**design/flow/design.v**
```verilog
`timescale 1 ns / 1 ns
module FM_demodulator
          (
           clk,
           reset,
           clk_enable,
           inp_I,
           inp_Q,
           out_fm
          );
  input   clk;
  input   reset;
  input   clk_enable;
  input   signed [38:0] inp_I;   
  input   signed [38:0] inp_Q;   
  output  [12:0] out_fm;   
  wire enb;
  reg signed [38:0] Delay1_out1;   
  reg signed [38:0] Delay2_out1;   
  reg signed [38:0] Delay4_out1;   
  wire signed [31:0] Sum4_sub_cast;   
  wire signed [31:0] Sum4_sub_cast_1;   
  wire signed [31:0] Sum4_sub_temp;   
  wire signed [29:0] Sum4_out1;   
  wire signed [68:0] Product_mul_temp;   
  wire signed [32:0] Product_out1;   
  reg signed [38:0] Delay3_out1;   
  wire signed [30:0] Sum3_sub_cast;   
  wire signed [30:0] Sum3_sub_cast_1;   
  wire signed [30:0] Sum3_sub_temp;   
  wire signed [28:0] Sum3_out1;   
  wire signed [67:0] Product2_mul_temp;   
  wire signed [32:0] Product2_out1;   
  wire signed [31:0] Sum5_sub_cast;   
  wire signed [31:0] Sum5_sub_cast_1;   
  wire signed [31:0] Sum5_sub_temp;   
  wire [12:0] OUTPUT_rsvd;   
  reg [12:0] OUTPUT_rsvdreg;
  assign enb = clk_enable;
  always @(posedge clk or posedge reset)
    begin : Delay1_process
      if (reset == 1'b1) begin
        Delay1_out1 <= 39'sh0000000000;
      end
      else begin
        if (enb) begin
          Delay1_out1 <= inp_I;
        end
      end
    end
  always @(posedge clk or posedge reset)
    begin : Delay2_process
      if (reset == 1'b1) begin
        Delay2_out1 <= 39'sh0000000000;
      end
      else begin
        if (enb) begin
          Delay2_out1 <= inp_Q;
        end
      end
    end
  always @(posedge clk or posedge reset)
    begin : Delay4_process
      if (reset == 1'b1) begin
        Delay4_out1 <= 39'sh0000000000;
      end
      else begin
        if (enb) begin
          Delay4_out1 <= Delay2_out1;
        end
      end
    end
  assign Sum4_sub_cast = inp_Q[38:7];
  assign Sum4_sub_cast_1 = Delay4_out1[38:7];
  assign Sum4_sub_temp = Sum4_sub_cast - Sum4_sub_cast_1;
  assign Sum4_out1 = Sum4_sub_temp[29:0];
  assign Product_mul_temp = Delay1_out1 * Sum4_out1;
  assign Product_out1 = Product_mul_temp[66:34];
  always @(posedge clk or posedge reset)
    begin : Delay3_process
      if (reset == 1'b1) begin
        Delay3_out1 <= 39'sh0000000000;
      end
      else begin
        if (enb) begin
          Delay3_out1 <= Delay1_out1;
        end
      end
    end
  assign Sum3_sub_cast = inp_I[38:8];
  assign Sum3_sub_cast_1 = Delay3_out1[38:8];
  assign Sum3_sub_temp = Sum3_sub_cast - Sum3_sub_cast_1;
  assign Sum3_out1 = Sum3_sub_temp[28:0];
  assign Product2_mul_temp = Sum3_out1 * Delay2_out1;
  assign Product2_out1 = Product2_mul_temp[65:33];
  assign Sum5_sub_cast = {Product_out1[32], Product_out1[32:2]};
  assign Sum5_sub_cast_1 = {Product2_out1[32], Product2_out1[32:2]};
  assign Sum5_sub_temp = Sum5_sub_cast - Sum5_sub_cast_1;
  assign OUTPUT_rsvd = Sum5_sub_temp[29:17];
always @(posedge clk)
    begin : OUTPUT_rsvdreg_process    
        if (enb) begin
          OUTPUT_rsvdreg <= OUTPUT_rsvd;
       end
    end
  assign out_fm = OUTPUT_rsvdreg;
endmodule   
```
**design/flow/run.sh**
```bash
#!/bin/bash
# the make line also repeats each setting of config.mk as NAME=value (left out here)
make -C /OpenROAD-flow-scripts/flow DESIGN_CONFIG=/design/flow/config.mk WORK_HOME=/design/flow/orfs CLKGATE_MAP_FILE= finish
```
**design/flow/config.mk**
```make
export PLATFORM = sky130hd
export DESIGN_NAME = FM_demodulator
export DESIGN_NICKNAME = FM_demodulator
export VERILOG_FILES = /design/flow/design.v
export SDC_FILE = /design/flow/constraint.sdc
export NUM_CORES = 4
export LEC_CHECK = 0
export ABC_AREA = 0
export CAP_MARGIN = 20
export CORE_MARGIN = 2
export CORE_UTILIZATION = 72
export CTS_CLUSTER_DIAMETER = 301
export CTS_CLUSTER_SIZE = 99
export SETUP_SLACK_MARGIN = 4.8
export SLEW_MARGIN = 20
export TNS_END_PERCENT = 15
```
**design/flow/constraint.sdc**
```tcl
create_clock -name core_clock -period 16.3 [get_ports {clk}]
set_input_delay 3.2600 -clock core_clock [delete_from_list [all_inputs] [get_ports {clk}]]
set_output_delay 3.2600 -clock core_clock [all_outputs]
set_load 0.01 [all_outputs]
```
==> impl_metrics.csv, run 1 <==
group,metric,value,unit
critical_path,crit_family,"adder cells",
yosys,synthAoiAreaFrac,0.03165,
global_route,grtUsageTotal,0.4185,
placed_design,dp_hpwl,184000,µm
floorplan,fp-row-count,125,
critical_path,worst_path_max_delay_cell,"fa_1",
cells_and_area,count_of_nets_after_finishing,12080,
critical_path,worst_ep_required_time,16.50,ns
yosys,synth-edff-count,13,
critical_path,critical_path_depth,60,
yosys,simple_gate_share,0.1412,
floorplan,core_area,0.1160,mm²
timing,tightest_slew,1.133,ns
critical_path,regToRegEndpoint,"OUTPUT_rsvdreg[12]",
yosys,top_post_synthesis_cells_by_count,"2,538 x inv_1, 2,317 x fa_1, 1,707 x nand2_1, 473 x clkbuf_1, 463 x and2_1",
critical_path,arrival,16.14,ns
placed_design,io_buffers,93,
critical_path,endpoint_type_of_the_worst_setup_path,"flip-flop",
yosys,synthMuxAreaShare,0.01097,
timing,finalWorstPathRequiredPeriod,15.94,ns
floorplan,fp.dieH,345.9,µm
clock_network,cts.sinks,150,
flow_run,max-cap-violations,0,
timing,totalNegativeSetupSlack,0,ns
global_route,grt_overflow,0,
critical_path,worstPathBufferInverterCount,11,
cells_and_area,areaGrowthSynthToFinish,6.938,%
routing,detail_route.wirelength,235800,µm
timing,report.final.slew_viol_count,0,
critical_path,timing.rr.start,"Delay4_out1[12]",
hold_path,min_delay_path_depth,2,
routing,dr.max_layer_used,"met5",
yosys,synth.top_cell.area_share,0.5511,
flow_run,tally_of_openroad_warnings,31,
critical_path,worst_case_reg_to_reg_path_depth,57,
floorplan,floorplan.io_pins,94,
yosys,mapped_cells,9256,
global_route,antenna_violations_before_repair,13,
routing,drc,0,
critical_path,cp_slowest_stage_delay,0.56,ns
critical_path,setup.worst_path.end,"OUTPUT_rsvdreg[12]",
hold_path,worstHoldStart,"Delay1_out1[25]",
yosys,yosysMostFrequentCell,"inv_1",
yosys,ys.flops,150,
yosys,ys_top_logic_family,"adder cells",
yosys,netlist_area_pre_place,0.08417,mm²
clock_network,cts-htree-levels,4,
timing,hold_ws,0.5223,ns
yosys,yosys.cell_types.count,65,
outcome,status,"timing/DRC/antenna clean",
global_route,largest_net_degree_at_the_start_of_global_routing,82,
routing,number_of_detailed_routing_iterations_run_before_antenna_repair,6,
global_route,global_route_wire_length_before_repair,382100,µm
routing,drt_iter0_markers,4993,
timing,final-setup-viol-count,0,
critical_path,path_common_cell,"fa_1",
yosys,synth_adder_area_share,0.6183,
critical_path,setup.worst_path.class,"primary input to flip-flop",
clock_network,root_buffer,"clkbuf_16",
timing,fmax,62.75,MHz
yosys,post_synth_main_area_contributors,"fa_1 55%, inv_1 11%, nand2_1 7.6%, ha_1 6.7%, dfrtp_1 4.1%",
yosys,synth-seq-area-share,0.04537,
cells_and_area,post-route-util,0.7756,
floorplan,floorplan.die_area,0.1196,mm²
clock_network,postCtsHoldBufs,0,
global_route,vias_in_the_first_global_route,70280,
critical_path,critical_path.startpoint_type,"primary input",
cells_and_area,nFillCells,8310,
yosys,synthesized_area_per_cell,9.093,µm²
yosys,cells_in_synth_stat_txt,9256,
clock_network,cts_buffer_depth,2,
critical_path,timing.critical_path.from,"inp_Q[7]",
critical_path,register_to_register_setup_slack,3.31,ns
hold_path,min_path_type,"flip-flop to flip-flop",
timing,slew-limit-headroom,0.2411,
yosys,yosys.area_share.xor_xnor,0.01726,
floorplan,fp_util,0.7253,
yosys,ys_chip_area,0.08417,mm²
placed_design,gpl.final_weighted_congestion,0.9777,
clock_network,cts_made_buffers,17,
routing,num_vias,62660,
routing,drt.antenna.violating_nets,0,
clock_network,path_clk_slew,0.08,ns
yosys,synthesis.yosys.warnings,1,
yosys,synthesis.nets,12110,
clock_network,tritoncts,"built",
routing,detail_route.wirelength.met1,84580,µm
hold_path,min_delay_worst_endpoint,"Delay3_out1[25]",
routing,dr_wl_met2,110200,µm
timing,layout_worst_path_cycle_share,0.9777,
yosys,async_reset_ff_frac,0.9133,
timing,final-hold-violation-count,0,
timing,grt_setup_unrepaired,"true",
floorplan,floorplan.die.width,345.9,µm
clock_network,clock_insertion_delay_worst_skew,0.46,ns
yosys,largest_area_cell,"fa_1",
yosys,ys.flop_type,"dfrtp_1",
routing,vias_per_cell,5.818,
routing,drt-wirelength-per-cell,21.90,µm
timing,final.setup_skew,0.01062,ns
routing,met3_wl_post_dr,26240,µm
critical_path,critical_path_peak_fanout,7,
metal layers:
layer	up-vias	track usage
li1	26030	-
met1	32250	0.5483
met2	3467	0.6658
met3	897	0.09493
met4	14	0.2084
met5	-	0
layout make-up:
cell class,instances,area [µm²],area share
Clock inverter,15,180.2,0.002002
Timing Repair Buffer,448,4024,0.04471
Clock buffer,17,425.4,0.004726
Tap cell,1524,1907,0.02119
Antenna cell,3,7.507,0.00008341
Inverter,2538,9544,0.1060
Sequential cell,150,3832,0.04258
Multi-Input combinational cell,6074,70080,0.7787
what timing repair did:
action	in CTS	in global routing
setup buffers	8	2
gates resized	34	40
endpoints found under the setup margin	13	13
cloned	1	0
pin swaps	19	42
metrics by stage:
step	area, µm²	instances	setup WS [ns]
CTS	89800	10760	0.5029
global placement	88880	10720	-0.1862
detailed placement	88880	10720	-0.4799
finish	90010	10770	0.3634
floorplan	84400	9256	1.475
global route	90000	10770	-0.1478
==> run 2, diff against run 1 <==
- CELL_PAD_IN_SITES_DETAIL_PLACEMENT: default -> 0
- CORE_ASPECT_RATIO: default -> 1.05
- CTS_CLUSTER_DIAMETER: 301 -> 222
- CTS_CLUSTER_SIZE: 99 -> 90
- GPL_TIMING_DRIVEN: default -> 1
- HOLD_SLACK_MARGIN: default -> -0.1
- MAX_ROUTING_LAYER: default -> met4
- SETUP_SLACK_MARGIN: 4.8 -> 2.22
- SLEW_MARGIN: 20 -> 10
- TNS_END_PERCENT: 15 -> 70
- clock period: 16.3 -> 8.06 ns (I/O delays scaled with it)
==> impl_metrics.csv, run 2 <==
group,metric,value,unit
outcome,status,"failed layout checks",
outcome,failed_layout_checks,"negative setup slack",
yosys,synthesized_area_per_cell,9.093,µm²
timing,report.final.slew_viol_count,0,
floorplan,fp_util,0.7259,
timing,post-route-worst-setup-slack,-5.732,ns
yosys,ys.flop_type,"dfrtp_1",
critical_path,worst_ep_required_time,8.27,ns
yosys,yosysMostFrequentCell,"inv_1",
critical_path,worst_case_reg_to_reg_path_depth,54,
yosys,synth-edff-count,13,
floorplan,floorplan.die_area,0.1196,mm²
floorplan,core_area,0.1160,mm²
clock_network,cts_buffer_depth,2,
timing,final-setup-viol-count,13,
yosys,yosys.cell_types.count,65,
clock_network,root_buffer,"clkbuf_16",
timing,grt_setup_unrepaired,"true",
flow_run,max-cap-violations,0,
critical_path,endpoint_type_of_the_worst_setup_path,"flip-flop",
clock_network,tritoncts,"built",
critical_path,crit_family,"adder cells",
yosys,synthesis.nets,12110,
critical_path,setup.worst_path.end,"OUTPUT_rsvdreg[12]",
critical_path,critical_path_depth,53,
placed_design,pre_cts_ws,-6.951,ns
routing,drt_iter0_markers,4792,
placed_design,place_area,0.09570,mm²
timing,hold_ws,0.5248,ns
yosys,cells_in_synth_stat_txt,9256,
critical_path,arrival,14.00,ns
timing,tightest_slew,1.017,ns
yosys,synth-seq-area-share,0.04537,
timing,finalWorstPathRequiredPeriod,13.79,ns
clock_network,cts-htree-levels,4,
critical_path,timing.rr.start,"Delay4_out1[7]",
timing,final.setup_skew,0.01794,ns
timing,final-hold-violation-count,0,
yosys,async_reset_ff_frac,0.9133,
floorplan,floorplan.die.width,337.7,µm
floorplan,fp.dieH,354.3,µm
critical_path,worst_path_max_delay_cell,"fa_1",
timing,fmax,72.51,MHz
critical_path,register_to_register_setup_slack,-4.89,ns
yosys,netlist_area_pre_place,0.08417,mm²
yosys,post_synth_main_area_contributors,"fa_1 55%, inv_1 11%, nand2_1 7.6%, ha_1 6.7%, dfrtp_1 4.1%",
routing,vias_per_cell,5.720,
clock_network,clock_insertion_delay_worst_skew,0.48,ns
critical_path,timing.critical_path.from,"inp_I[21]",
yosys,top_post_synthesis_cells_by_count,"2,538 x inv_1, 2,317 x fa_1, 1,707 x nand2_1, 473 x clkbuf_1, 463 x and2_1",
hold_path,worstHoldStart,"Delay3_out1[8]",
clock_network,cts_made_buffers,17,
yosys,synthesis.yosys.warnings,1,
clock_network,cts.sinks,150,
routing,detail_route.wirelength,244200,µm
yosys,ys_top_logic_family,"adder cells",
floorplan,fp-row-count,128,
placed_design,io_buffers,93,
yosys,synthMuxAreaShare,0.01097,
cells_and_area,count_of_nets_after_finishing,12900,
global_route,grtUsageTotal,0.4491,
critical_path,path_common_cell,"fa_1",
floorplan,floorplan.io_pins,94,
routing,number_of_detailed_routing_iterations_run_before_antenna_repair,13,
global_route,vias_in_the_first_global_route,76240,
yosys,ys.flops,150,
global_route,largest_net_degree_at_the_start_of_global_routing,123,
routing,drt.antenna.violating_nets,0,
critical_path,critical_path.startpoint_type,"primary input",
yosys,synth_adder_area_share,0.6183,
yosys,ys_chip_area,0.08417,mm²
yosys,yosys.area_share.xor_xnor,0.01726,
timing,layout_worst_path_cycle_share,1.711,
placed_design,gpl.final_weighted_congestion,1.041,
critical_path,cp_slowest_stage_delay,0.59,ns
yosys,synthAoiAreaFrac,0.03165,
yosys,mapped_cells,9256,
critical_path,regToRegEndpoint,"OUTPUT_rsvdreg[12]",
global_route,global_route_wire_length_before_repair,395000,µm
yosys,synth.top_cell.area_share,0.5511,
routing,drc,0,
hold_path,min_delay_path_depth,1,
clock_network,path_clk_slew,0.07,ns
critical_path,critical_path_peak_fanout,18,
yosys,simple_gate_share,0.1412,
global_route,grt_overflow,0,
global_route,antenna_violations_before_repair,10,
yosys,largest_area_cell,"fa_1",
hold_path,min_path_type,"flip-flop to flip-flop",
cells_and_area,areaGrowthSynthToFinish,16.39,%
placed_design,dp_hpwl,203900,µm
cells_and_area,finish.instance_area,0.09796,mm²
flow_run,tally_of_openroad_warnings,34,
routing,drt-wirelength-per-cell,20.99,µm
routing,num_vias,66550,
critical_path,worstPathBufferInverterCount,12,
timing,slew-limit-headroom,0.3223,
hold_path,min_delay_worst_endpoint,"Delay3_out1[8]",
critical_path,setup.worst_path.class,"primary input to flip-flop",
## run 2: per-layer routing
metal  vias to the layer above  global-route usage  share of wire
met1                     33760              0.5076           0.32
met5                         -                   -              0
met2                      3707              0.7093           0.48
met4                         0              0.3462           0.10
met3                      1399             0.08353          0.091
li1                      27680                   -              -
## run 2: area by class of cell
| cell class | count | area, µm² |
|---|---|---|
| Tap cell | 1560 | 1952 |
| Clock inverter | 13 | 131.4 |
| Fill cell | 6757 | 17990 |
| Clock buffer | 19 | 452.9 |
| Multi-Input combinational cell | 6074 | 70680 |
| Sequential cell | 150 | 3819 |
| Timing Repair Buffer | 1272 | 11370 |
| Antenna cell | 9 | 22.52 |
| Inverter | 2538 | 9544 |
## run 2: repair_timing
item                       CTS  global route
resized                    166            80
hold buffers                 0             0
setup buffers               47            15
cloned                       4             0
pin swaps                   97            76
setup endpoints to repair   13            13
## run 2: through the flow
step	utilization	instances	setup TNS [ns]
6_report	0.8449	11640	-67.41
3_5_place_dp	0.8254	11530	-81.66
2_1_floorplan	-	9256	-56.37
3_3_place_gp	0.8254	11530	-78.42
5_1_grt	0.8448	11630	-73.21
4_1_cts	0.8401	11610	-65.30
==> run 3, diff against run 2 <==
- ABC_AREA: 0 -> default
- CAP_MARGIN: 20 -> 15
- CELL_PAD_IN_SITES_DETAIL_PLACEMENT: 0 -> default
- CORE_ASPECT_RATIO: 1.05 -> default
- CTS_CLUSTER_DIAMETER: 222 -> 207
- CTS_CLUSTER_SIZE: 90 -> default
- GPL_TIMING_DRIVEN: 1 -> default
- HOLD_SLACK_MARGIN: -0.1 -> default
- SETUP_SLACK_MARGIN: 2.22 -> 1.02
- SLEW_MARGIN: 10 -> 20
- TNS_END_PERCENT: 70 -> 50
- clock period: 8.06 -> 12.6 ns (I/O delays scaled with it)
==> impl_metrics.csv, run 3 <==
group,metric,value,unit
timing,fmax,67.68,MHz
critical_path,worstPathBufferInverterCount,13,
clock_network,tritoncts,"built",
critical_path,endpoint_type_of_the_worst_setup_path,"flip-flop",
timing,grt_setup_unrepaired,"true",
yosys,async_reset_ff_frac,0.9133,
global_route,grtUsageTotal,0.4377,
hold_path,worstHoldStart,"Delay1_out1[10]",
hold_path,min_delay_worst_endpoint,"Delay3_out1[10]",
clock_network,cts_buffer_depth,3,
yosys,mapped_cells,9256,
routing,drt.antenna.violating_nets,0,
flow_run,tally_of_openroad_warnings,31,
yosys,simple_gate_share,0.1412,
yosys,synthesis.yosys.warnings,1,
yosys,synthAoiAreaFrac,0.03165,
floorplan,floorplan.die_area,0.1196,mm²
flow_run,max-cap-violations,0,
floorplan,core_area,0.1160,mm²
floorplan,fp.dieH,345.9,µm
placed_design,gpl.final_weighted_congestion,1.016,
yosys,yosys.cell_types.count,65,
cells_and_area,instances_no_fill,11330,
routing,drt_iter0_markers,4905,
cells_and_area,areaGrowthSynthToFinish,12.80,%
timing,final-setup-viol-count,13,
critical_path,cp_slowest_stage_delay,0.54,ns
global_route,largest_net_degree_at_the_start_of_global_routing,93,
timing,final-hold-violation-count,0,
critical_path,setup.worst_path.class,"primary input to flip-flop",
placed_design,dp_hpwl,198100,µm
critical_path,arrival,15.04,ns
timing,finalWorstPathRequiredPeriod,14.78,ns
clock_network,cts_made_buffers,25,
routing,detail_route.wirelength,239600,µm
cells_and_area,count_of_nets_after_finishing,12640,
critical_path,worst_case_reg_to_reg_path_depth,61,
critical_path,regToRegEndpoint,"OUTPUT_rsvdreg[12]",
timing,final.setup_skew,0.02403,ns
hold_path,min_path_type,"flip-flop to flip-flop",
yosys,largest_area_cell,"fa_1",
clock_network,cts.sinks,150,
critical_path,timing.rr.start,"Delay4_out1[12]",
yosys,ys_chip_area,0.08417,mm²
routing,drc,0,
global_route,global_route_wire_length_before_repair,388700,µm
yosys,synthMuxAreaShare,0.01097,
floorplan,floorplan.io_pins,94,
critical_path,critical_path_depth,64,
critical_path,path_common_cell,"fa_1",
routing,drt-wirelength-per-cell,21.15,µm
clock_network,cts-htree-levels,4,
timing,slew-limit-headroom,0.2252,
timing,layout_worst_path_cycle_share,1.173,
placed_design,placed_cells_incl_taps,11240,
hold_path,min_delay_path_depth,2,
critical_path,crit_family,"adder cells",
routing,num_vias,64690,
clock_network,root_buffer,"clkbuf_16",
critical_path,setup.worst_path.end,"OUTPUT_rsvdreg[12]",
yosys,synth.top_cell.area_share,0.5511,
timing,report.final.slew_viol_count,0,
floorplan,fp_util,0.7253,
outcome,failed_layout_checks,"negative setup slack",
yosys,synth-edff-count,13,
outcome,status,"failed layout checks",
routing,number_of_detailed_routing_iterations_run_before_antenna_repair,6,
routing,vias_per_cell,5.710,
yosys,ys.flop_type,"dfrtp_1",
critical_path,worst_path_max_delay_cell,"fa_1",
global_route,antenna_violations_before_repair,9,
yosys,synthesis.nets,12110,
placed_design,io_buffers,93,
yosys,ys.flops,150,
global_route,vias_in_the_first_global_route,73080,
yosys,synth-seq-area-share,0.04537,
critical_path,critical_path.startpoint_type,"primary input",
yosys,post_synth_main_area_contributors,"fa_1 55%, inv_1 11%, nand2_1 7.6%, ha_1 6.7%, dfrtp_1 4.1%",
yosys,synthesized_area_per_cell,9.093,µm²
timing,totalNegativeSetupSlack,-22.94,ns
global_route,grt_overflow,0,
yosys,cells_in_synth_stat_txt,9256,
yosys,yosysMostFrequentCell,"inv_1",
timing,tightest_slew,1.162,ns
critical_path,critical_path_peak_fanout,5,
clock_network,clock_insertion_delay_worst_skew,0.52,ns
yosys,netlist_area_pre_place,0.08417,mm²
floorplan,fp-row-count,125,
clock_network,path_clk_slew,0.07,ns
yosys,synth_adder_area_share,0.6183,
timing,post-route-worst-setup-slack,-2.176,ns
yosys,yosys.area_share.xor_xnor,0.01726,
cells_and_area,post-route-util,0.8181,
yosys,ys_top_logic_family,"adder cells",
floorplan,floorplan.die.width,345.9,µm
critical_path,timing.critical_path.from,"inp_Q[7]",
critical_path,register_to_register_setup_slack,-0.37,ns
yosys,top_post_synthesis_cells_by_count,"2,538 x inv_1, 2,317 x fa_1, 1,707 x nand2_1, 473 x clkbuf_1, 463 x and2_1",
critical_path,worst_ep_required_time,12.86,ns
==> run 3: layer usage <==
layer | wire length (µm) | share of wire | GRT usage | vias up
li1 | - | - | - | 27150
met1 | 84010 | 0.35 | 0.5336 | 33040
met2 | 115400 | 0.48 | 0.6968 | 3516
met3 | 24320 | 0.10 | 0.08939 | 981
met4 | 15920 | 0.066 | 0.2288 | 0
met5 | 0 | 0 | - | -
==> run 3: area by class of cell <==
cell class / count / area [µm²]
multi-input combinational: 6074 / 70270
fill: 7433 / 21110
inverter: 2538 / 9544
timing repair buffer: 1001 / 8672
sequential: 150 / 3821
tap: 1524 / 1907
clock buffer: 30 / 674.4
antenna: 9 / 22.52
clock inverter: 3 / 21.27
==> run 3: repair_timing <==
action | 4_1_cts | 5_1_grt
hold buffers | 0 | 0
setup endpoints to repair | 13 | 13
cloned | 1 | 0
setup buffers | 32 | 17
gates resized | 101 | 51
pin swaps | 75 | 48
==> run 3: through the flow <==
step,worst slack (ns),area (µm²),hold WS (ns)
global route,-2.694,94930,0.5402
global placement,-2.958,93180,0.4935
finish,-2.176,94930,0.5161
detailed placement,-3.182,93180,0.5059
CTS,-1.968,94560,0.5218
floorplan,-1.485,84400,0.4849
==> run 4, diff against run 3 <==
- CAP_MARGIN: 15 -> 20
- CELL_PAD_IN_SITES_DETAIL_PLACEMENT: default -> 1
- CELL_PAD_IN_SITES_GLOBAL_PLACEMENT: default -> 3
- CORE_UTILIZATION: 72 -> 21
- CTS_CLUSTER_DIAMETER: 207 -> 284
- GPL_ROUTABILITY_DRIVEN: default -> 0
- GPL_TIMING_DRIVEN: default -> 0
- HOLD_SLACK_MARGIN: default -> 0.18
- MAX_ROUTING_LAYER: met4 -> met5
- PLACE_DENSITY_LB_ADDON: default -> 0.13
- SETUP_SLACK_MARGIN: 1.02 -> 2.01
- SLEW_MARGIN: 20 -> 10
- TNS_END_PERCENT: 50 -> default
- clock period: 12.6 -> 25.0 ns (I/O delays scaled with it)
==> impl_metrics.csv, run 4 <==
group,metric,value,unit
cells_and_area,count_of_nets_after_finishing,12290,
yosys,mapped_cells,9256,
timing,totalNegativeSetupSlack,0,ns
clock_network,cts.sinks,150,
cells_and_area,nFillCells,46350,
routing,detail_route.wirelength,394300,µm
critical_path,worst_path_max_delay_cell,"clkbuf_1",
yosys,synth-seq-area-share,0.04537,
yosys,yosysMostFrequentCell,"inv_1",
hold_path,min_delay_worst_endpoint,"Delay3_out1[36]",
timing,layout_worst_path_cycle_share,0.8814,
yosys,ys_top_logic_family,"adder cells",
global_route,global_route_wire_length_before_repair,566700,µm
clock_network,postCtsHoldBufs,0,
critical_path,crit_family,"AND-OR/OR-AND gates",
placed_design,io_buffers,93,
critical_path,path_common_cell,"fa_1",
timing,fmax,45.38,MHz
timing,final-hold-violation-count,0,
critical_path,regToRegEndpoint,"OUTPUT_rsvdreg[12]",
global_route,grt_most_used_layer,"met2",
yosys,simple_gate_share,0.1412,
clock_network,cts_made_buffers,25,
global_route,grt.met1_usage,0.2785,
global_route,globalRouteMet3Util,0.01357,
yosys,yosys.cell_types.count,65,
global_route,largest_net_degree_at_the_start_of_global_routing,75,
global_route,grt_util_met2,0.3393,
cells_and_area,combGateArea,0.06903,mm²
yosys,synth.top_cell.area_share,0.5511,
critical_path,worst_ep_required_time,25.28,ns
yosys,ys_chip_area,0.08417,mm²
timing,finalWorstPathRequiredPeriod,22.03,ns
routing,drt-wirelength-per-cell,26.77,µm
yosys,synthMuxAreaShare,0.01097,
yosys,synth-edff-count,13,
yosys,synthAoiAreaFrac,0.03165,
floorplan,fp-row-count,232,
clock_network,root_buffer,"clkbuf_16",
hold_path,min_path_type,"flip-flop to flip-flop",
outcome,status,"timing/DRC/antenna clean",
yosys,netlist_area_pre_place,0.08417,mm²
flow_run,tally_of_openroad_warnings,26,
floorplan,floorplan.die_area,0.4059,mm²
timing,tightest_slew,1.237,ns
clock_network,cts-htree-levels,4,
critical_path,critical_path_peak_fanout,10,
critical_path,endpoint_type_of_the_worst_setup_path,"flip-flop",
timing,final.setup_skew,0.04871,ns
floorplan,fp.dieH,637.1,µm
yosys,synthesized_area_per_cell,9.093,µm²
routing,vias_per_cell,4.128,
timing,slew-limit-headroom,0.1755,
global_route,antenna_violations_before_repair,59,
timing,report.final.slew_viol_count,0,
global_route,grt_overflow,0,
critical_path,arrival,22.32,ns
yosys,post_synth_main_area_contributors,"fa_1 55%, inv_1 11%, nand2_1 7.6%, ha_1 6.7%, dfrtp_1 4.1%",
placed_design,dp_hpwl,349200,µm
yosys,yosys.area_share.xor_xnor,0.01726,
yosys,top_post_synthesis_cells_by_count,"2,538 x inv_1, 2,317 x fa_1, 1,707 x nand2_1, 473 x clkbuf_1, 463 x and2_1",
timing,final-setup-viol-count,0,
hold_path,worstHoldStart,"Delay3_out1[36]",
yosys,synthesis.yosys.warnings,1,
yosys,largest_area_cell,"fa_1",
clock_network,path_clk_slew,0.06,ns
floorplan,fp_util,0.2109,
yosys,synth_adder_area_share,0.6183,
critical_path,setup.worst_path.end,"OUTPUT_rsvdreg[12]",
critical_path,setup.worst_path.class,"primary input to flip-flop",
yosys,cells_in_synth_stat_txt,9256,
cells_and_area,seq_area,0.003819,mm²
yosys,synthesis.nets,12110,
critical_path,register_to_register_setup_slack,7.66,ns
critical_path,critical_path.startpoint_type,"primary input",
critical_path,worstPathBufferInverterCount,7,
floorplan,floorplan.io_pins,94,
critical_path,worst_case_reg_to_reg_path_depth,47,
routing,drt.antenna.violating_nets,0,
critical_path,critical_path_depth,49,
routing,num_vias,60810,
flow_run,max-cap-violations,0,
cells_and_area,areaGrowthSynthToFinish,11.03,%
timing,grt_setup_unrepaired,"false",
critical_path,cp_slowest_stage_delay,0.96,ns
clock_network,postCtsSetupRepairBufs,0,
floorplan,floorplan.die.width,637.1,µm
critical_path,timing.critical_path.from,"inp_I[8]",
routing,drc,0,
global_route,vias_in_the_first_global_route,71740,
clock_network,tritoncts,"built",
routing,drt_iter0_markers,2900,
yosys,ys.flop_type,"dfrtp_1",
critical_path,timing.rr.start,"Delay3_out1[8]",
hold_path,min_delay_path_depth,1,
floorplan,core_area,0.3991,mm²
routing,number_of_detailed_routing_iterations_run_before_antenna_repair,7,
yosys,ys.flops,150,
clock_network,cts_buffer_depth,3,
clock_network,clock_insertion_delay_worst_skew,0.58,ns
global_route,grtUsageTotal,0.1993,
yosys,async_reset_ff_frac,0.9133,
## run 4: metrics by stage
stage	worst slack (ns)	cells	utilization	hold slack [ns]	instance area, µm²
after floorplan	7.274	9256	-	0.4849	84170
after global placement	0.6233	14610	0.2297	0.5092	91680
after detailed placement	1.220	14670	0.2319	0.5191	92570
after CTS	2.048	14700	0.2337	0.5302	93280
after global routing	2.017	14710	0.2340	0.5498	93380
final	2.966	14730	0.2341	0.5267	93450
## run 4: repair_timing
action / CTS / global route
setup endpoints to repair: 1 / 1
gates cloned: 0 / 0
gates resized: 4 / 11
## run 4: layout make-up
| cell class | instances | share of cell area |
|---|---|---|
| clock inverters | 4 | 0.0005222 |
| inverters | 2538 | 0.1020 |
| plain buffers | 495 | 0.02059 |
| flip-flops and latches | 150 | 0.04086 |
| multi-input cells | 6073 | 0.7388 |
| clock buffers | 28 | 0.006922 |
| repair buffers | 153 | 0.01912 |
| diodes | 26 | 0.0006963 |
| well taps | 5265 | 0.07050 |
## run 4: metal layers
metal / wire (µm) / share of wire
met1: 185300 / 0.47
met2: 190000 / 0.48
met5: 13 / 0.000033
met3: 10040 / 0.025
met4: 8982 / 0.023
==> run 5, diff against run 4 <==
- ABC_AREA: default -> 1
- CAP_MARGIN: 20 -> 5
- CELL_PAD_IN_SITES_DETAIL_PLACEMENT: 1 -> default
- CELL_PAD_IN_SITES_GLOBAL_PLACEMENT: 3 -> default
- CORE_UTILIZATION: 21 -> 70
- CTS_CLUSTER_DIAMETER: 284 -> 43
- GPL_ROUTABILITY_DRIVEN: 0 -> default
- GPL_TIMING_DRIVEN: 0 -> default
- HOLD_SLACK_MARGIN: 0.18 -> default
- MAX_ROUTING_LAYER: met5 -> default
- PLACE_DENSITY: default -> 0.65
- PLACE_DENSITY_LB_ADDON: 0.13 -> default
- SETUP_SLACK_MARGIN: 2.01 -> -1.32
- SLEW_MARGIN: 10 -> 20
- TNS_END_PERCENT: default -> 35
- clock period: 25.0 -> 21.6 ns (I/O delays scaled with it)
==> impl_metrics.csv, run 5 <==
group,metric,value,unit
critical_path,timing.rr.start,"Delay4_out1[7]",
yosys,synthesis.nets,13380,
timing,fmax,60.31,MHz
clock_network,tritoncts,"built",
floorplan,fp-row-count,129,
critical_path,critical_path_peak_fanout,20,
timing,totalNegativeSetupSlack,0,ns
placed_design,dp_hpwl,241100,µm
cells_and_area,nFillCells,9578,
yosys,synth.top_cell.area_share,0.5341,
yosys,simple_gate_share,0.1587,
yosys,synthesis.yosys.warnings,1,
critical_path,regToRegEndpoint,"OUTPUT_rsvdreg[10]",
timing,final.setup_skew,0.02397,ns
routing,num_vias,72390,
cells_and_area,finish.instance_area,0.08962,mm²
clock_network,cts_made_buffers,17,
timing,report.final.slew_viol_count,0,
placed_design,io_buffers,93,
yosys,yosys.cell_types.count,60,
yosys,top_post_synthesis_cells_by_count,"2,885 x inv_1, 2,317 x fa_1, 2,294 x nand2_1, 836 x nor2_1, 452 x ha_1",
timing,final-hold-violation-count,0,
routing,dr.max_layer_used,"met5",
yosys,post_synth_main_area_contributors,"fa_1 53%, inv_1 12%, nand2_1 9.9%, ha_1 6.5%, dfrtp_1 3.9%",
timing,layout_worst_path_cycle_share,0.7677,
yosys,synthMuxAreaShare,0,
global_route,vias_in_the_first_global_route,76960,
placed_design,place_area,0.08902,mm²
floorplan,fp_util,0.7034,
floorplan,core_area,0.1235,mm²
yosys,yosysMostFrequentCell,"inv_1",
critical_path,register_to_register_setup_slack,8.95,ns
clock_network,postCtsSetupRepairBufs,0,
routing,drt-wirelength-per-cell,25.32,µm
critical_path,setup.worst_path.class,"primary input to flip-flop",
critical_path,crit_family,"adder cells",
placed_design,placed_cells_incl_taps,11930,
yosys,synthesized_area_per_cell,8.249,µm²
yosys,synth-seq-area-share,0.04397,
yosys,cells_in_synth_stat_txt,10530,
critical_path,setup.worst_path.end,"OUTPUT_rsvdreg[10]",
clock_network,path_clk_slew,0.07,ns
floorplan,floorplan.io_pins,94,
routing,met3_wl_post_dr,51240,µm
clock_network,root_buffer,"clkbuf_16",
floorplan,fp.dieH,356.2,µm
critical_path,critical_path_depth,50,
yosys,ys_top_logic_family,"adder cells",
yosys,async_reset_ff_frac,0.9133,
critical_path,worst_path_max_delay_cell,"nand2_1",
routing,number_of_detailed_routing_iterations_run_before_antenna_repair,8,
timing,slew-limit-headroom,0.1688,
hold_path,worstHoldStart,"Delay2_out1[33]",
routing,detail_route.wirelength.met1,103700,µm
cells_and_area,count_of_nets_after_finishing,13170,
hold_path,min_delay_path_depth,2,
routing,vias_per_cell,6.045,
clock_network,postCtsHoldBufs,0,
yosys,synth_adder_area_share,0.5992,
yosys,synth-edff-count,13,
critical_path,path_common_cell,"nand2_1",
yosys,netlist_area_pre_place,0.08685,mm²
yosys,ys.flops,150,
critical_path,worstPathBufferInverterCount,11,
routing,drt.antenna.violating_nets,0,
flow_run,max-cap-violations,0,
timing,finalWorstPathRequiredPeriod,16.58,ns
floorplan,floorplan.die_area,0.1269,mm²
cells_and_area,instances_no_fill,11980,
yosys,synthAoiAreaFrac,0.04090,
placed_design,gpl.final_weighted_congestion,1.059,
critical_path,worst_case_reg_to_reg_path_depth,48,
critical_path,timing.critical_path.from,"inp_Q[7]",
clock_network,cts_buffer_depth,2,
timing,tightest_slew,1.245,ns
clock_network,cts-htree-levels,4,
critical_path,worst_ep_required_time,21.95,ns
critical_path,critical_path.startpoint_type,"primary input",
yosys,ys.flop_type,"dfrtp_1",
critical_path,cp_slowest_stage_delay,0.84,ns
hold_path,min_path_type,"flip-flop to flip-flop",
outcome,status,"timing/DRC/antenna clean",
yosys,mapped_cells,10530,
global_route,antenna_violations_before_repair,12,
yosys,yosys.area_share.xor_xnor,0.009984,
critical_path,arrival,16.93,ns
global_route,global_route_wire_length_before_repair,457700,µm
routing,dr_wl_met2,123000,µm
flow_run,tally_of_openroad_warnings,31,
clock_network,cts.sinks,150,
clock_network,cts_resized,0,
timing,grt_setup_unrepaired,"false",
cells_and_area,areaGrowthSynthToFinish,3.195,%
floorplan,floorplan.die.width,356.2,µm
global_route,largest_net_degree_at_the_start_of_global_routing,136,
global_route,grtUsageTotal,0.4968,
critical_path,endpoint_type_of_the_worst_setup_path,"flip-flop",
routing,drc,0,
routing,detail_route.wirelength,303300,µm
global_route,grt_overflow,0,
yosys,ys_chip_area,0.08685,mm²
timing,final-setup-viol-count,0,
routing,drt_iter0_markers,8319,
yosys,largest_area_cell,"fa_1",
hold_path,min_delay_worst_endpoint,"Delay4_out1[33]",
clock_network,clock_insertion_delay_worst_skew,0.54,ns
run 5: stage by stage:
step                worst slack, ns  utilization  hold slack (ns)
floorplan                     8.069            -           0.4931
global placement              5.183       0.7209           0.4692
detailed placement            5.017       0.7209           0.4771
CTS                           5.536       0.7256           0.4966
global route                  4.593       0.7257           0.5548
finish                        5.018       0.7259           0.4979
run 5: layout make-up:
type	instances	area (µm²)	area share
repair buffers	213	1837	0.02049
diodes	10	25.02	0.0002792
well taps	1637	2048	0.02285
multi-input cells	6988	70240	0.7837
inverters	2946	11060	0.1235
flip-flops and latches	150	3829	0.04272
clock buffers	19	442.9	0.004942
clock inverters	13	136.4	0.001522
run 5: per-layer routing:
layer	vias up	track usage
met1	35760	0.6264
met5	-	0
met4	16	0.3145
li1	29420	-
met3	1544	0.2367
met2	5655	0.6904
==> run 6, diff against run 5 <==
- ABC_AREA: 1 -> default
- CAP_MARGIN: 5 -> 20
- CORE_UTILIZATION: 70 -> 72
- CTS_CLUSTER_DIAMETER: 43 -> default
- PLACE_DENSITY: 0.65 -> default
- PLACE_DENSITY_LB_ADDON: default -> 0.0
- SETUP_SLACK_MARGIN: -1.32 -> default
- TNS_END_PERCENT: 35 -> default
- clock period: 21.6 -> 13.4 ns (I/O delays scaled with it)
==> impl_metrics.csv, run 6 <==
group,metric,value,unit
yosys,post_synth_main_area_contributors,"fa_1 55%, inv_1 11%, nand2_1 7.6%, ha_1 6.7%, dfrtp_1 4.1%",
yosys,yosysMostFrequentCell,"inv_1",
floorplan,floorplan.die_area,0.1196,mm²
critical_path,setup.worst_path.class,"primary input to flip-flop",
yosys,synthesized_area_per_cell,9.093,µm²
placed_design,pre_cts_ws,-2.613,ns
yosys,cells_in_synth_stat_txt,9256,
critical_path,worst_path_max_delay_cell,"fa_1",
floorplan,fp.dieH,345.9,µm
yosys,synthesis.nets,12110,
critical_path,regToRegEndpoint,"OUTPUT_rsvdreg[12]",
yosys,ys_top_logic_family,"adder cells",
floorplan,floorplan.die.width,345.9,µm
timing,final-setup-viol-count,13,
routing,drt.antenna.violating_nets,0,
yosys,netlist_area_pre_place,0.08417,mm²
global_route,vias_in_the_first_global_route,72940,
cells_and_area,nFillCells,7250,
critical_path,arrival,15.19,ns
yosys,mapped_cells,9256,
critical_path,critical_path_depth,53,
placed_design,dp_hpwl,193700,µm
critical_path,register_to_register_setup_slack,0.38,ns
cells_and_area,count_of_nets_after_finishing,12650,
clock_network,clock_insertion_delay_worst_skew,0.51,ns
critical_path,critical_path.startpoint_type,"primary input",
yosys,ys.flops,150,
yosys,synth.top_cell.area_share,0.5511,
outcome,failed_layout_checks,"negative setup slack",
clock_network,cts_buffer_depth,3,
timing,finalWorstPathRequiredPeriod,14.95,ns
critical_path,timing.critical_path.from,"inp_I[19]",
critical_path,critical_path_peak_fanout,5,
clock_network,cts-htree-levels,4,
cells_and_area,areaGrowthSynthToFinish,13.40,%
routing,number_of_detailed_routing_iterations_run_before_antenna_repair,6,
global_route,global_route_wire_length_before_repair,391100,µm
placed_design,io_buffers,93,
routing,drt_iter0_markers,5037,
timing,grt_setup_unrepaired,"true",
floorplan,fp-row-count,125,
yosys,yosys.area_share.xor_xnor,0.01726,
clock_network,tritoncts,"built",
yosys,synthesis.yosys.warnings,1,
global_route,grt_overflow,0,
yosys,yosys.cell_types.count,65,
yosys,ys.flop_type,"dfrtp_1",
placed_design,gpl.final_weighted_congestion,0.9976,
yosys,async_reset_ff_frac,0.9133,
routing,num_vias,64670,
timing,tightest_slew,1.070,ns
timing,post-route-worst-setup-slack,-1.554,ns
timing,final-hold-violation-count,0,
hold_path,min_delay_worst_endpoint,"Delay1_out1[36]",
critical_path,path_common_cell,"fa_1",
clock_network,postCtsHoldBufs,0,
yosys,synth_adder_area_share,0.6183,
floorplan,core_area,0.1160,mm²
floorplan,floorplan.io_pins,94,
clock_network,cts_made_buffers,25,
routing,vias_per_cell,5.709,
routing,detail_route.wirelength,240500,µm
outcome,status,"failed layout checks",
flow_run,tally_of_openroad_warnings,29,
cells_and_area,post-route-util,0.8225,
yosys,ys_chip_area,0.08417,mm²
global_route,largest_net_degree_at_the_start_of_global_routing,84,
global_route,antenna_violations_before_repair,11,
clock_network,path_clk_slew,0.06,ns
critical_path,cp_slowest_stage_delay,0.53,ns
critical_path,worst_ep_required_time,13.64,ns
clock_network,root_buffer,"clkbuf_16",
floorplan,fp_util,0.7253,
yosys,top_post_synthesis_cells_by_count,"2,538 x inv_1, 2,317 x fa_1, 1,707 x nand2_1, 473 x clkbuf_1, 463 x and2_1",
timing,report.final.slew_viol_count,0,
critical_path,crit_family,"AND-OR/OR-AND gates",
routing,drc,0,
timing,layout_worst_path_cycle_share,1.116,
critical_path,worstPathBufferInverterCount,9,
yosys,largest_area_cell,"fa_1",
flow_run,max-cap-violations,0,
clock_network,cts.sinks,150,
yosys,synth-edff-count,13,
global_route,grtUsageTotal,0.4266,
yosys,simple_gate_share,0.1412,
yosys,synthMuxAreaShare,0.01097,
timing,slew-limit-headroom,0.2867,
yosys,synthAoiAreaFrac,0.03165,
timing,fmax,66.87,MHz
critical_path,endpoint_type_of_the_worst_setup_path,"flip-flop",
hold_path,min_delay_path_depth,1,
critical_path,worst_case_reg_to_reg_path_depth,60,
critical_path,timing.rr.start,"Delay4_out1[7]",
yosys,synth-seq-area-share,0.04537,
hold_path,min_path_type,"flip-flop to flip-flop",
routing,drt-wirelength-per-cell,21.23,µm
critical_path,setup.worst_path.end,"OUTPUT_rsvdreg[12]",
timing,hold_ws,0.5029,ns
hold_path,worstHoldStart,"Delay1_out1[36]",
timing,final.setup_skew,0.03034,ns
[run 6: layer usage]
| layer | GRT usage | up-vias | wire length [µm] |
|---|---|---|---|
| li1 | - | 27160 | - |
| met1 | 0.5368 | 32970 | 83820 |
| met2 | 0.6951 | 3608 | 115100 |
| met3 | 0.1006 | 929 | 25520 |
| met4 | 0.2221 | 8 | 16050 |
| met5 | 0 | - | 64 |
[run 6: per-stage QoR]
stage | cells | TNS (ns) | instance area, µm²
after global routing | 11330 | -17.91 | 95440
after detailed placement | 11220 | -25.53 | 93100
final | 11330 | -12.12 | 95450
after floorplan | 9256 | -2.087 | 84400
after CTS | 11310 | -8.885 | 95110
after global placement | 11220 | -23.43 | 93100
[run 6: area by class of cell]
type | count | area [µm²] | area share
Antenna cell | 3 | 7.507 | 0.00007865
Clock buffer | 29 | 650.6 | 0.006817
Clock inverter | 3 | 46.29 | 0.0004850
Inverter | 2538 | 9544 | 0.1000
Multi-Input combinational cell | 6075 | 70670 | 0.7404
Sequential cell | 150 | 3830 | 0.04013
Tap cell | 1524 | 1907 | 0.01998
Timing Repair Buffer | 1006 | 8795 | 0.09214
[run 6: timing repair]
| item | 4_1_cts | 5_1_grt |
|---|---|---|
| endpoints found under the setup margin | 13 | 13 |
| setup buffers | 55 | 18 |
| pin swaps | 102 | 62 |
| resized | 195 | 58 |
| gates cloned | 4 | 0 |
| hold endpoints to repair | 0 | 0 |
==> run 7, diff against run 6 <==
- CTS_CLUSTER_DIAMETER: default -> 338
- CTS_CLUSTER_SIZE: default -> 99
- PLACE_DENSITY_LB_ADDON: 0.0 -> default
- clock period: 13.4 -> 13.6 ns (I/O delays scaled with it)
==> impl_metrics.csv, run 7 <==
group,metric,value,unit
yosys,yosys.cell_types.count,65,
floorplan,fp-row-count,125,
yosys,ys_top_logic_family,"adder cells",
critical_path,critical_path.startpoint_type,"primary input",
critical_path,endpoint_type_of_the_worst_setup_path,"flip-flop",
yosys,netlist_area_pre_place,0.08417,mm²
yosys,synthesis.yosys.warnings,1,
yosys,largest_area_cell,"fa_1",
cells_and_area,instances_no_fill,11290,
placed_design,dp_hpwl,197200,µm
flow_run,tally_of_openroad_warnings,31,
yosys,ys.flops,150,
timing,totalNegativeSetupSlack,-10.73,ns
placed_design,placed_cells_incl_taps,11190,
global_route,vias_in_the_first_global_route,73610,
yosys,synth-edff-count,13,
routing,detail_route.wirelength,243200,µm
timing,report.final.slew_viol_count,0,
yosys,synth_adder_area_share,0.6183,
floorplan,core_area,0.1160,mm²
critical_path,worst_ep_required_time,13.85,ns
placed_design,io_buffers,93,
timing,tightest_slew,1.142,ns
clock_network,tritoncts,"built",
yosys,top_post_synthesis_cells_by_count,"2,538 x inv_1, 2,317 x fa_1, 1,707 x nand2_1, 473 x clkbuf_1, 463 x and2_1",
routing,number_of_detailed_routing_iterations_run_before_antenna_repair,6,
routing,drt.antenna.violating_nets,0,
hold_path,min_delay_worst_endpoint,"Delay3_out1[23]",
clock_network,root_buffer,"clkbuf_16",
yosys,synthesized_area_per_cell,9.093,µm²
cells_and_area,count_of_nets_after_finishing,12600,
routing,num_vias,65050,
clock_network,clock_insertion_delay_worst_skew,0.51,ns
global_route,global_route_wire_length_before_repair,393000,µm
timing,final.setup_skew,0.01310,ns
timing,grt_setup_unrepaired,"true",
floorplan,fp_util,0.7253,
critical_path,timing.critical_path.from,"inp_Q[14]",
floorplan,floorplan.die.width,345.9,µm
global_route,grt_overflow,0,
timing,final-setup-viol-count,13,
critical_path,critical_path_depth,57,
placed_design,gpl.final_weighted_congestion,1.016,
hold_path,min_path_type,"flip-flop to flip-flop",
clock_network,path_clk_slew,0.06,ns
critical_path,arrival,15.25,ns
yosys,synth-seq-area-share,0.04537,
critical_path,cp_slowest_stage_delay,0.60,ns
floorplan,fp.dieH,345.9,µm
yosys,yosys.area_share.xor_xnor,0.01726,
cells_and_area,areaGrowthSynthToFinish,12.76,%
yosys,ys_chip_area,0.08417,mm²
cells_and_area,post-route-util,0.8178,
flow_run,max-cap-violations,0,
critical_path,worst_case_reg_to_reg_path_depth,58,
critical_path,timing.rr.start,"Delay4_out1[7]",
critical_path,path_common_cell,"fa_1",
global_route,largest_net_degree_at_the_start_of_global_routing,99,
yosys,post_synth_main_area_contributors,"fa_1 55%, inv_1 11%, nand2_1 7.6%, ha_1 6.7%, dfrtp_1 4.1%",
clock_network,cts-htree-levels,4,
yosys,mapped_cells,9256,
routing,drt_iter0_markers,5281,
yosys,synthMuxAreaShare,0.01097,
timing,post-route-worst-setup-slack,-1.404,ns
critical_path,worst_path_max_delay_cell,"fa_1",
critical_path,crit_family,"adder cells",
routing,vias_per_cell,5.763,
yosys,synthesis.nets,12110,
routing,drc,0,
hold_path,min_delay_path_depth,2,
yosys,yosysMostFrequentCell,"inv_1",
timing,layout_worst_path_cycle_share,1.103,
timing,final-hold-violation-count,0,
yosys,synth.top_cell.area_share,0.5511,
outcome,status,"failed layout checks",
critical_path,regToRegEndpoint,"OUTPUT_rsvdreg[12]",
critical_path,setup.worst_path.end,"OUTPUT_rsvdreg[12]",
critical_path,setup.worst_path.class,"primary input to flip-flop",
clock_network,cts.sinks,150,
critical_path,worstPathBufferInverterCount,8,
global_route,grtUsageTotal,0.4301,
floorplan,floorplan.io_pins,94,
timing,finalWorstPathRequiredPeriod,15.00,ns
timing,fmax,66.65,MHz
critical_path,critical_path_peak_fanout,4,
yosys,synthAoiAreaFrac,0.03165,
hold_path,worstHoldStart,"Delay3_out1[23]",
floorplan,floorplan.die_area,0.1196,mm²
outcome,failed_layout_checks,"negative setup slack",
yosys,ys.flop_type,"dfrtp_1",
yosys,simple_gate_share,0.1412,
routing,drt-wirelength-per-cell,21.55,µm
yosys,async_reset_ff_frac,0.9133,
clock_network,cts_made_buffers,25,
yosys,cells_in_synth_stat_txt,9256,
cells_and_area,nFillCells,7359,
timing,slew-limit-headroom,0.2384,
clock_network,cts_buffer_depth,3,
critical_path,register_to_register_setup_slack,0.58,ns
global_route,antenna_violations_before_repair,10,
## run 7: final cells by class
type,count,area (µm²),share of cell area
Antenna cell,5,12.51,0.0001318
Tap cell,1524,1907,0.02009
Clock buffer,31,658.1,0.006935
Clock inverter,2,60.06,0.0006328
Timing Repair Buffer,962,8439,0.08892
Sequential cell,150,3829,0.04034
Multi-Input combinational cell,6074,70460,0.7424
Inverter,2538,9544,0.1006
## run 7: per-stage QoR
step	instance area [µm²]	setup slack [ns]	hold slack (ns)
floorplan	84400	-0.6845	0.4849
global placement	92860	-2.245	0.4891
detailed placement	92860	-2.476	0.5113
CTS	94560	-1.285	0.5281
global route	94890	-1.845	0.5413
finish	94900	-1.404	0.5225
## run 7: repair_timing
item | 4_1_cts | 5_1_grt
hold buffers | 0 | 0
gates cloned | 2 | 0
pin swaps | 109 | 51
gates resized | 134 | 75
endpoints found under the setup margin | 13 | 13
setup buffers | 48 | 12
## run 7: per-layer routing
metal / GRT usage / share of wire / vias up
li1: - / - / 27080
met5: 0 / 0.00042 / -
met3: 0.09015 / 0.10 / 1081
met1: 0.5445 / 0.35 / 33220
met4: 0.2451 / 0.073 / 16
met2: 0.6965 / 0.47 / 3647
==> run 8, diff against run 7 <==
- CORE_UTILIZATION: 72 -> 17
- CTS_CLUSTER_DIAMETER: 338 -> default
- CTS_CLUSTER_SIZE: 99 -> default
- clock period: 13.6 -> 37.9 ns (I/O delays scaled with it)
==> impl_metrics.csv, run 8 <==
group,metric,value,unit
clock_network,root_buffer,"clkbuf_16",
routing,vias_per_cell,3.879,
yosys,synthAoiAreaFrac,0.03165,
timing,tightest_slew,1.183,ns
hold_path,worstHoldStart,"Delay2_out1[1]",
timing,grt_setup_unrepaired,"false",
cells_and_area,count_of_nets_after_finishing,11870,
timing,finalWorstPathRequiredPeriod,23.31,ns
yosys,ys.flops,150,
yosys,synth-seq-area-share,0.04537,
timing,totalNegativeSetupSlack,0,ns
critical_path,critical_path_depth,55,
floorplan,core_area,0.4933,mm²
floorplan,fp-row-count,258,
timing,report.final.slew_viol_count,0,
hold_path,min_delay_worst_endpoint,"Delay2_out1[1]",
timing,fmax,42.89,MHz
critical_path,worst_path_max_delay_cell,"o311ai_0",
critical_path,regToRegEndpoint,"OUTPUT_rsvdreg[12]",
routing,dr_wl_met2,115700,µm
critical_path,register_to_register_setup_slack,21.86,ns
placed_design,dp_hpwl,193400,µm
clock_network,cts_buffer_depth,3,
floorplan,floorplan.die.width,707.6,µm
placed_design,io_buffers,93,
placed_design,place_area,0.09302,mm²
cells_and_area,finish.instance_area,0.09379,mm²
yosys,post_synth_main_area_contributors,"fa_1 55%, inv_1 11%, nand2_1 7.6%, ha_1 6.7%, dfrtp_1 4.1%",
flow_run,tally_of_openroad_warnings,26,
timing,slew-limit-headroom,0.2116,
timing,final.setup_skew,0.03090,ns
yosys,cells_in_synth_stat_txt,9256,
clock_network,cts_made_buffers,25,
clock_network,tritoncts,"built",
floorplan,fp_util,0.1706,
hold_path,min_path_type,"flip-flop to flip-flop",
hold_path,min_delay_path_depth,1,
timing,final-hold-violation-count,0,
yosys,largest_area_cell,"fa_1",
yosys,synthesized_area_per_cell,9.093,µm²
critical_path,setup.worst_path.end,"OUTPUT_rsvdreg[12]",
timing,layout_worst_path_cycle_share,0.6152,
critical_path,path_common_cell,"fa_1",
global_route,grtUsageTotal,0.1046,
cells_and_area,areaGrowthSynthToFinish,11.43,%
global_route,antenna_violations_before_repair,53,
critical_path,arrival,23.59,ns
timing,final-setup-viol-count,0,
yosys,synth_adder_area_share,0.6183,
critical_path,worstPathBufferInverterCount,6,
yosys,top_post_synthesis_cells_by_count,"2,538 x inv_1, 2,317 x fa_1, 1,707 x nand2_1, 473 x clkbuf_1, 463 x and2_1",
clock_network,postCtsSetupRepairBufs,0,
floorplan,floorplan.io_pins,94,
routing,drt-wirelength-per-cell,16.45,µm
yosys,ys_top_logic_family,"adder cells",
routing,number_of_detailed_routing_iterations_run_before_antenna_repair,6,
critical_path,timing.critical_path.from,"inp_Q[11]",
yosys,ys.flop_type,"dfrtp_1",
yosys,yosysMostFrequentCell,"inv_1",
flow_run,max-cap-violations,0,
clock_network,postCtsHoldBufs,0,
yosys,simple_gate_share,0.1412,
yosys,netlist_area_pre_place,0.08417,mm²
critical_path,critical_path_peak_fanout,39,
routing,detail_route.wirelength.met1,107900,µm
critical_path,crit_family,"AND-OR/OR-AND gates",
yosys,synthesis.nets,12110,
routing,num_vias,60320,
clock_network,cts.sinks,150,
yosys,mapped_cells,9256,
clock_network,clock_insertion_delay_worst_skew,0.56,ns
yosys,synth-edff-count,13,
yosys,ys_chip_area,0.08417,mm²
floorplan,floorplan.die_area,0.5007,mm²
yosys,synth.top_cell.area_share,0.5511,
outcome,status,"timing/DRC/antenna clean",
yosys,synthMuxAreaShare,0.01097,
global_route,grt_overflow,0,
critical_path,worst_case_reg_to_reg_path_depth,56,
yosys,yosys.cell_types.count,65,
clock_network,path_clk_slew,0.08,ns
critical_path,worst_ep_required_time,38.18,ns
yosys,yosys.area_share.xor_xnor,0.01726,
global_route,vias_in_the_first_global_route,67150,
routing,drt_iter0_markers,3922,
critical_path,endpoint_type_of_the_worst_setup_path,"flip-flop",
routing,detail_route.wirelength,255700,µm
clock_network,cts-htree-levels,4,
routing,drc,0,
cells_and_area,nFillCells,54590,
critical_path,timing.rr.start,"Delay4_out1[9]",
critical_path,critical_path.startpoint_type,"primary input",
global_route,global_route_wire_length_before_repair,406000,µm
floorplan,fp.dieH,707.6,µm
critical_path,setup.worst_path.class,"primary input to flip-flop",
clock_network,cts_resized,0,
yosys,async_reset_ff_frac,0.9133,
placed_design,gpl.final_weighted_congestion,0.8749,
routing,drt.antenna.violating_nets,0,
yosys,synthesis.yosys.warnings,1,
critical_path,cp_slowest_stage_delay,0.96,ns
routing,met3_wl_post_dr,25000,µm
global_route,largest_net_degree_at_the_start_of_global_routing,92,
routing,dr.max_layer_used,"met5",
[run 8: layout make-up]
type                       instances  area (µm²)  share of cell area
clock inverter                     6       63.81           0.0006804
clock buffer                      27       653.1            0.006964
timing repair buffer             234        1993             0.02125
multi-input combinational       6073       69520              0.7412
sequential                       150        3841             0.04096
tap                             6500        8133             0.08672
inverter                        2538        9532              0.1016
antenna                           21       52.55           0.0005603
[run 8: through the flow]
stage               hold slack [ns]  std cells  worst slack [ns]    util
floorplan                    0.4849       9256             17.59       -
global placement             0.4923      15500             14.40  0.1886
detailed placement           0.4978      15500             14.29  0.1886
CTS                          0.5151      15530             14.77  0.1900
global route                 0.5313      15530             13.84  0.1900
finish                       0.5100      15550             14.59  0.1901
[run 8: per-layer routing]
metal,up-vias,GRT usage
li1,25630,-
met1,32070,0.1376
met2,2164,0.1676
met3,408,0.03104
met4,48,0.02568
met5,-,0
==> run 9, diff against run 8 <==
- CELL_PAD_IN_SITES_DETAIL_PLACEMENT: default -> 0
- CORE_ASPECT_RATIO: default -> 1.11
- CORE_UTILIZATION: 17 -> 72
- CTS_CLUSTER_DIAMETER: default -> 29
- CTS_CLUSTER_SIZE: default -> 34
- GPL_TIMING_DRIVEN: default -> 1
- HOLD_SLACK_MARGIN: default -> 0.27
- MAX_ROUTING_LAYER: default -> met5
- PLACE_DENSITY_LB_ADDON: default -> 0.0
- SETUP_SLACK_MARGIN: default -> 2.99
- SLEW_MARGIN: 20 -> 10
- TNS_END_PERCENT: default -> 70
- clock period: 37.9 -> 12.2 ns (I/O delays scaled with it)
==> impl_metrics.csv, run 9 <==
group,metric,value,unit
global_route,global_route_wire_length_before_repair,385300,µm
placed_design,place_area,0.09330,mm²
floorplan,floorplan.die.width,328.5,µm
flow_run,max-cap-violations,0,
clock_network,clock_insertion_delay_worst_skew,0.46,ns
clock_network,cts.sinks,150,
floorplan,core_area,0.1163,mm²
timing,tightest_slew,1.133,ns
placed_design,placed_cells_incl_taps,11290,
critical_path,worst_case_reg_to_reg_path_depth,58,
yosys,synthAoiAreaFrac,0.03165,
hold_path,worstHoldStart,"Delay4_out1[34]",
critical_path,path_common_cell,"fa_1",
critical_path,worst_path_max_delay_cell,"fa_1",
yosys,synth.top_cell.area_share,0.5511,
critical_path,critical_path_depth,58,
placed_design,io_buffers,93,
outcome,failed_layout_checks,"negative setup slack",
cells_and_area,areaGrowthSynthToFinish,12.88,%
yosys,synth-edff-count,13,
yosys,async_reset_ff_frac,0.9133,
timing,slew-limit-headroom,0.2447,
global_route,grtUsageTotal,0.4237,
placed_design,pre_cts_ws,-3.460,ns
global_route,grt_most_used_layer,"met2",
placed_design,dp_hpwl,198900,µm
global_route,globalRouteMet3Util,0.07738,
timing,finalWorstPathRequiredPeriod,14.63,ns
floorplan,fp_util,0.7239,
yosys,ys.flop_type,"dfrtp_1",
yosys,yosys.area_share.xor_xnor,0.01726,
timing,grt_setup_unrepaired,"true",
cells_and_area,instances_no_fill,11360,
placed_design,gpl.final_weighted_congestion,0.9985,
routing,drt_iter0_markers,4452,
floorplan,floorplan.io_pins,94,
critical_path,setup.worst_path.class,"primary input to flip-flop",
yosys,ys.flops,150,
critical_path,timing.critical_path.from,"inp_Q[12]",
clock_network,cts_buffer_depth,2,
critical_path,setup.worst_path.end,"OUTPUT_rsvdreg[12]",
cells_and_area,count_of_nets_after_finishing,12650,
timing,final-setup-viol-count,13,
hold_path,min_delay_path_depth,2,
global_route,grt_util_met2,0.7112,
hold_path,min_delay_worst_endpoint,"Delay4_out1[34]",
routing,drt-wirelength-per-cell,21.01,µm
cells_and_area,finish.instance_area,0.09500,mm²
routing,number_of_detailed_routing_iterations_run_before_antenna_repair,8,
timing,post-route-worst-setup-slack,-2.428,ns
critical_path,critical_path.startpoint_type,"primary input",
critical_path,arrival,14.83,ns
clock_network,path_clk_slew,0.08,ns
timing,layout_worst_path_cycle_share,1.199,
global_route,grt.met1_usage,0.4939,
yosys,synthesis.yosys.warnings,1,
yosys,synthMuxAreaShare,0.01097,
floorplan,fp-row-count,132,
critical_path,endpoint_type_of_the_worst_setup_path,"flip-flop",
yosys,ys_top_logic_family,"adder cells",
critical_path,crit_family,"adder cells",
critical_path,worstPathBufferInverterCount,8,
global_route,largest_net_degree_at_the_start_of_global_routing,71,
critical_path,register_to_register_setup_slack,-0.60,ns
global_route,vias_in_the_first_global_route,73820,
yosys,synthesized_area_per_cell,9.093,µm²
yosys,synthesis.nets,12110,
timing,final.setup_skew,0.01315,ns
clock_network,cts_made_buffers,17,
yosys,synth_adder_area_share,0.6183,
critical_path,cp_slowest_stage_delay,0.54,ns
clock_network,cts-htree-levels,4,
timing,totalNegativeSetupSlack,-24.24,ns
routing,num_vias,64770,
yosys,post_synth_main_area_contributors,"fa_1 55%, inv_1 11%, nand2_1 7.6%, ha_1 6.7%, dfrtp_1 4.1%",
routing,vias_per_cell,5.702,
floorplan,fp.dieH,364.2,µm
clock_network,tritoncts,"built",
yosys,top_post_synthesis_cells_by_count,"2,538 x inv_1, 2,317 x fa_1, 1,707 x nand2_1, 473 x clkbuf_1, 463 x and2_1",
routing,drt.antenna.violating_nets,0,
flow_run,tally_of_openroad_warnings,29,
critical_path,critical_path_peak_fanout,5,
outcome,status,"failed layout checks",
yosys,mapped_cells,9256,
clock_network,root_buffer,"clkbuf_16",
timing,final-hold-violation-count,0,
timing,fmax,68.36,MHz
routing,drc,0,
yosys,cells_in_synth_stat_txt,9256,
critical_path,timing.rr.start,"Delay4_out1[7]",
global_route,antenna_violations_before_repair,7,
routing,detail_route.wirelength,238600,µm
yosys,yosysMostFrequentCell,"inv_1",
yosys,simple_gate_share,0.1412,
global_route,grt_overflow,0,
yosys,netlist_area_pre_place,0.08417,mm²
hold_path,min_path_type,"flip-flop to flip-flop",
yosys,ys_chip_area,0.08417,mm²
critical_path,worst_ep_required_time,12.40,ns
critical_path,regToRegEndpoint,"OUTPUT_rsvdreg[12]",
floorplan,floorplan.die_area,0.1197,mm²
timing,report.final.slew_viol_count,0,
yosys,yosys.cell_types.count,65,
yosys,largest_area_cell,"fa_1",
yosys,synth-seq-area-share,0.04537,
## run 9: metal layers
metal	vias up	part of all wire
li1	27170	-
met3	1101	0.086
met2	3201	0.49
met1	33290	0.33
met4	10	0.088
met5	-	0.00027
## run 9: per-stage QoR
stage               hold slack, ns    util
detailed placement          0.5097  0.8024
floorplan                   0.4849       -
CTS                         0.5336  0.8138
finish                      0.5308  0.8171
global route                0.5618  0.8169
global placement            0.4942  0.8024
## run 9: layout make-up
type	count	area (µm²)
flip-flops and latches	150	3822
fillers	7506	21270
diodes	7	17.52
multi-input cells	6074	70470
clock buffers	17	425.4
well taps	1541	1928
clock inverters	15	162.7
repair buffers	1017	8631
inverters	2538	9544
## run 9: repair_timing
item,CTS,global route
setup endpoints to repair,13,13
setup buffers,16,12
pin swaps,83,29
hold buffers,0,0
cloned,2,0
gates resized,121,51
